## mips_cpu
module mips_cpu (
  input         clk,
  input         rst,
  output [31:0] imem_addr,
  input  [31:0] imem_rdata,
  output [31:0] dmem_addr,
  output [31:0] dmem_wdata,
  output        dmem_we,
  output        dmem_re,
  input  [31:0] dmem_rdata,
  output        reg_we,
  output [4:0]  reg_waddr,
  output [31:0] reg_wdata
);
Size in the first run: roughly 3300 cells after synthesis, about 290 flip-flops, roughly 29000 um2 of cells after synthesis.
clock: 5.81 ns
lec_check: 0
cap_margin: 20
core_margin: 2
core_utilization: 54
place_density: 0.6
setup_slack_margin: 1.62
slew_margin: 20
tns_end_percent: 5
run.sh (not shown) runs the stock make flow with config.mk's settings and CLKGATE_MAP_FILE=.
The baseline died in global routing (5_1_grt) (GRT-0116).
Next try:
--- a/flow/config.mk
+++ b/flow/config.mk
@@ -7,8 +7,9 @@
 export LEC_CHECK = 0
+export ABC_AREA = 1
 export CAP_MARGIN = 20
 export CORE_MARGIN = 2
-export CORE_UTILIZATION = 54
-export PLACE_DENSITY = 0.6
-export SETUP_SLACK_MARGIN = 1.62
+export CORE_UTILIZATION = 72
+export CTS_CLUSTER_DIAMETER = 336
+export CTS_CLUSTER_SIZE = 97
+export PLACE_DENSITY = 0.37
 export SLEW_MARGIN = 20
-export TNS_END_PERCENT = 5
==> flow/constraint.sdc (replaced) <==
create_clock -name core_clock -period 2.22 [get_ports {clk}]
set_input_delay 0.4440 -clock core_clock [delete_from_list [all_inputs] [get_ports {clk}]]
set_output_delay 0.4440 -clock core_clock [all_outputs]
set_load 0.01 [all_outputs]
- The new run died in detailed placement (3_5_place_dp) with DPL-0033
- die size goes down by about 25%
- synthesized area goes down by 0.91%
- synthesized cell count goes up by 36%
Next try:
==> flow/config.mk (replaced) <==
export PLATFORM = sky130hd
export DESIGN_NAME = mips_cpu
export DESIGN_NICKNAME = mips_cpu
export VERILOG_FILES = /design/flow/design.v
export SDC_FILE = /design/flow/constraint.sdc
export NUM_CORES = 4
export LEC_CHECK = 0
export CAP_MARGIN = 20
export CORE_MARGIN = 2
export CORE_UTILIZATION = 71
export CTS_CLUSTER_DIAMETER = 381
export CTS_CLUSTER_SIZE = 22
export SETUP_SLACK_MARGIN = -0.64
export SLEW_MARGIN = 20
==> flow/constraint.sdc (replaced) <==
create_clock -name core_clock -period 8.24 [get_ports {clk}]
set_input_delay 1.6480 -clock core_clock [delete_from_list [all_inputs] [get_ports {clk}]]
set_output_delay 1.6480 -clock core_clock [all_outputs]
set_load 0.01 [all_outputs]
After rerunning: The new run aborted during global routing (5_1_grt) on GRT-0116; synthesized area climbs slightly; die size climbs by a few percent; synthesized cell count drops by a quarter to a third.

Starting RTL as in the previous note.
Settings: LEC_CHECK=0, CAP_MARGIN=20, CELL_PAD_IN_SITES_DETAIL_PLACEMENT=0, CELL_PAD_IN_SITES_GLOBAL_PLACEMENT=1, CORE_MARGIN=5, CORE_UTILIZATION=37, CTS_CLUSTER_DIAMETER=180, GPL_ROUTABILITY_DRIVEN=0, GPL_TIMING_DRIVEN=0, PLACE_DENSITY_LB_ADDON=0.19, SLEW_MARGIN=40; clock period 12.7 ns.
The first run finished but fails on setup timing.
Change:
==> flow/config.mk (replaced) <==
export PLATFORM = sky130hd
export DESIGN_NAME = mips_cpu
export DESIGN_NICKNAME = mips_cpu
export VERILOG_FILES = /design/flow/design.v
export SDC_FILE = /design/flow/constraint.sdc
export NUM_CORES = 4
export LEC_CHECK = 0
export CAP_MARGIN = 20
export CORE_MARGIN = 2
export CORE_UTILIZATION = 48
export SETUP_SLACK_MARGIN = 1.78
export SLEW_MARGIN = 20
==> flow/constraint.sdc (replaced) <==
create_clock -name core_clock -period 6.04 [get_ports {clk}]
set_input_delay 1.2080 -clock core_clock [delete_from_list [all_inputs] [get_ports {clk}]]
set_output_delay 1.2080 -clock core_clock [all_outputs]
set_load 0.01 [all_outputs]
The changed run died in 5_1_grt, error GRT-0232.
Die area goes down by a quarter to a third.
Area after synthesis is unchanged.
Synthesized cell count stays the same.
Change:
--- a/flow/config.mk
+++ b/flow/config.mk
@@ -7,6 +7,8 @@
 export LEC_CHECK = 0
 export CAP_MARGIN = 20
+export CELL_PAD_IN_SITES_DETAIL_PLACEMENT = 0
+export CELL_PAD_IN_SITES_GLOBAL_PLACEMENT = 1
 export CORE_MARGIN = 2
-export CORE_UTILIZATION = 48
-export SETUP_SLACK_MARGIN = 1.78
+export CORE_UTILIZATION = 46
+export GPL_ROUTABILITY_DRIVEN = 1
 export SLEW_MARGIN = 20
==> flow/constraint.sdc (replaced) <==
create_clock -name core_clock -period 5.81 [get_ports {clk}]
set_input_delay 1.1620 -clock core_clock [delete_from_list [all_inputs] [get_ports {clk}]]
set_output_delay 1.1620 -clock core_clock [all_outputs]
set_load 0.01 [all_outputs]
Effect: This time the run ran to the end with violations: setup timing; area after synthesis does not change; die size increases by 4.3%; synthesized cell count is unchanged.

build 71:
mips_cpu again, from the RTL that the note above started with.
export LEC_CHECK = 0
export CAP_MARGIN = 20
export CELL_PAD_IN_SITES_DETAIL_PLACEMENT = 0
export CELL_PAD_IN_SITES_GLOBAL_PLACEMENT = 1
export CORE_MARGIN = 2
export CORE_UTILIZATION = 53
export GPL_ROUTABILITY_DRIVEN = 1
export PLACE_DENSITY_LB_ADDON = 0.19
export SETUP_SLACK_MARGIN = 2.85
export SLEW_MARGIN = 20
create_clock -name core_clock -period 12.7 [get_ports {clk}]
Build 71 finished end to end and its layout was clean on timing, DRC and antenna.
#### Input delta (build 51 over build 71)
- removing CELL_PAD_IN_SITES_DETAIL_PLACEMENT (formerly 0)
- changing CORE_UTILIZATION from 53 to 40
- removing SETUP_SLACK_MARGIN (formerly 2.85)
- removing GPL_ROUTABILITY_DRIVEN (formerly 1)
- setting PLACE_DENSITY to 0.6 for the first time
- removing PLACE_DENSITY_LB_ADDON (formerly 0.19)
- removing CELL_PAD_IN_SITES_GLOBAL_PLACEMENT (formerly 1)
- changing the clock period (ns, I/O delays scaled along) from 12.7 to 10.5
### Flow results
- Build 51 ended with more clock network fraction of total power than build 71.
- Diff build 71 and build 51: data arrival time of the worst path lower in build 71
- Diff build 71 -> build 51 | worst slack after detailed placement | decrease of 0.78 ns
- Comparing build 71 and build 51, the higher first-pass iteration count of the detailed router is on build 71.
- Diff build 71..build 51 | yosys-reported design area after synthesis | unchanged
- Per the comparison of build 51 with build 71, tightest slew margin relative to the limit now larger; post-cts sizing count shows a reduction of 382.
- CTS clock-pin slew for the worst setup and hold paths: build 71 vs build 51 — no meaningful difference
- What build 51 reported for number of rows created at floorplan has to be multiplied by 0.867 to get the figure for build 71.
- Summary of the comparison: critical path depth is higher in build 51, relative to build 71.
- Maximum fanout count along the critical path was lower in build 71 than in build 51.
diff inputs: build 51 => build 90
- setting SETUP_SLACK_MARGIN to 0.7 for the first time
- changing CORE_UTILIZATION from 40 to 48
- removing PLACE_DENSITY (formerly 0.6)
- changing the clock period (ns, I/O delays scaled along) from 10.5 to 5.91
Results
Across build 51 and build 90, a clean result was obtained everywhere but in build 90. FAIL build 90 @ global routing: tool exited with error. Build 90 ends up with a chip height that is about 9% lower than in build 51. Looking at final weighted congestion in routability-driven placement, build 90 sits about 9% higher than build 51 does. Build 90 vs build 51, number of placed cells counting well taps went up by 575.

mips_cpu again, from the RTL that the note above started with.
Settings: LEC_CHECK=0, CAP_MARGIN=25, CORE_ASPECT_RATIO=0.91, CORE_MARGIN=2, CORE_UTILIZATION=40, GPL_TIMING_DRIVEN=0, SLEW_MARGIN=20; clock period 10.5 ns.
The baseline completed and failed the layout checks on negative setup slack.
Change:
--- a/flow/config.mk
+++ b/flow/config.mk
@@ -8,2 +8 @@
-export CAP_MARGIN = 25
-export CORE_ASPECT_RATIO = 0.91
+export CAP_MARGIN = 20
@@ -11,2 +10,2 @@
-export CORE_UTILIZATION = 40
-export GPL_TIMING_DRIVEN = 0
+export CORE_UTILIZATION = 68
+export SETUP_SLACK_MARGIN = -0.64
==> flow/constraint.sdc (replaced) <==
create_clock -name core_clock -period 8.24 [get_ports {clk}]
set_input_delay 1.6480 -clock core_clock [delete_from_list [all_inputs] [get_ports {clk}]]
set_output_delay 1.6480 -clock core_clock [all_outputs]
set_load 0.01 [all_outputs]
=>
- The changed run aborted during global routing (5_1_grt) on GRT-0116
- synthesized cell count does not change
- area after synthesis does not change
- die size came out lower by 41%
Change:
--- a/flow/config.mk
+++ b/flow/config.mk
@@ -10,2 +10,3 @@
-export CORE_UTILIZATION = 68
-export SETUP_SLACK_MARGIN = -0.64
+export CORE_UTILIZATION = 40
+export GPL_TIMING_DRIVEN = 0
+export PLACE_DENSITY = 0.63
@@ -12,0 +14 @@
+export TNS_END_PERCENT = 30
==> flow/constraint.sdc (replaced) <==
create_clock -name core_clock -period 10.5 [get_ports {clk}]
set_input_delay 2.1000 -clock core_clock [delete_from_list [all_inputs] [get_ports {clk}]]
set_output_delay 2.1000 -clock core_clock [all_outputs]
set_load 0.01 [all_outputs]
Effect:
- Now the flow produced a layout that fails on negative setup slack
- die area climbs by well over a third
- synthesized cell count does not change
- area after synthesis does not change
Change:
--- a/flow/config.mk
+++ b/flow/config.mk
@@ -8,0 +9,2 @@
+export CELL_PAD_IN_SITES_DETAIL_PLACEMENT = 0
+export CELL_PAD_IN_SITES_GLOBAL_PLACEMENT = 0
@@ -10,3 +12,6 @@
-export CORE_UTILIZATION = 40
-export GPL_TIMING_DRIVEN = 0
-export PLACE_DENSITY = 0.63
+export CORE_UTILIZATION = 72
+export CTS_CLUSTER_DIAMETER = 93
+export GPL_ROUTABILITY_DRIVEN = 1
+export HOLD_SLACK_MARGIN = -0.09
+export PLACE_DENSITY_LB_ADDON = 0.19
+export SETUP_SLACK_MARGIN = 0.57
@@ -14 +18,0 @@
-export TNS_END_PERCENT = 30
==> flow/constraint.sdc (replaced) <==
create_clock -name core_clock -period 9.97 [get_ports {clk}]
set_input_delay 1.9940 -clock core_clock [delete_from_list [all_inputs] [get_ports {clk}]]
set_output_delay 1.9940 -clock core_clock [all_outputs]
set_load 0.01 [all_outputs]
After rerunning:
- With this change the flow stopped in global routing (5_1_grt) with GRT-0232
- synthesized cell count stays the same
- die area fell by 44%
- synthesized area stays the same

fjord:
mips_cpu again, from the RTL that the note above started with.
clock: 5.81 ns
lec_check: 0
cap_margin: 20
core_margin: 2
core_utilization: 54
hold_slack_margin: 0.29
place_density: 0.6
slew_margin: 20
tns_end_percent: 5
fjord terminated abnormally: global routing reported GRT-0116.
#### Input delta (maple over fjord)
- removing TNS_END_PERCENT (formerly 5)
- changing CORE_UTILIZATION from 54 to 58
- removing HOLD_SLACK_MARGIN (formerly 0.29)
- removing PLACE_DENSITY (formerly 0.6)
- changing the clock period (ns, I/O delays scaled along) from 5.81 to 6.04
## What came out
maple: it failed with a tool error in global routing, so there are no final results.
fjord → maple: cell area after placement now sits lower, vertical extent of the die decreased by 3.5% relative to the old numbers, number of rows created at floorplan went down, cell area after technology mapping level.
[compare] base=fjord new=maple: placed cell count decreased by 110 relative to the old numbers; number of instances resized during post-cts repair increased by 413 relative to the old numbers.
When maple is measured against fjord, its number of clock buffers inserted by TritonCTS turns out 4.0% higher.
Die outline area ended up 6.8% lower on maple than on fjord.
Looking at maple and fjord, the synthesized cell count is a wash.
Power is estimated from default activity; no workload was simulated.
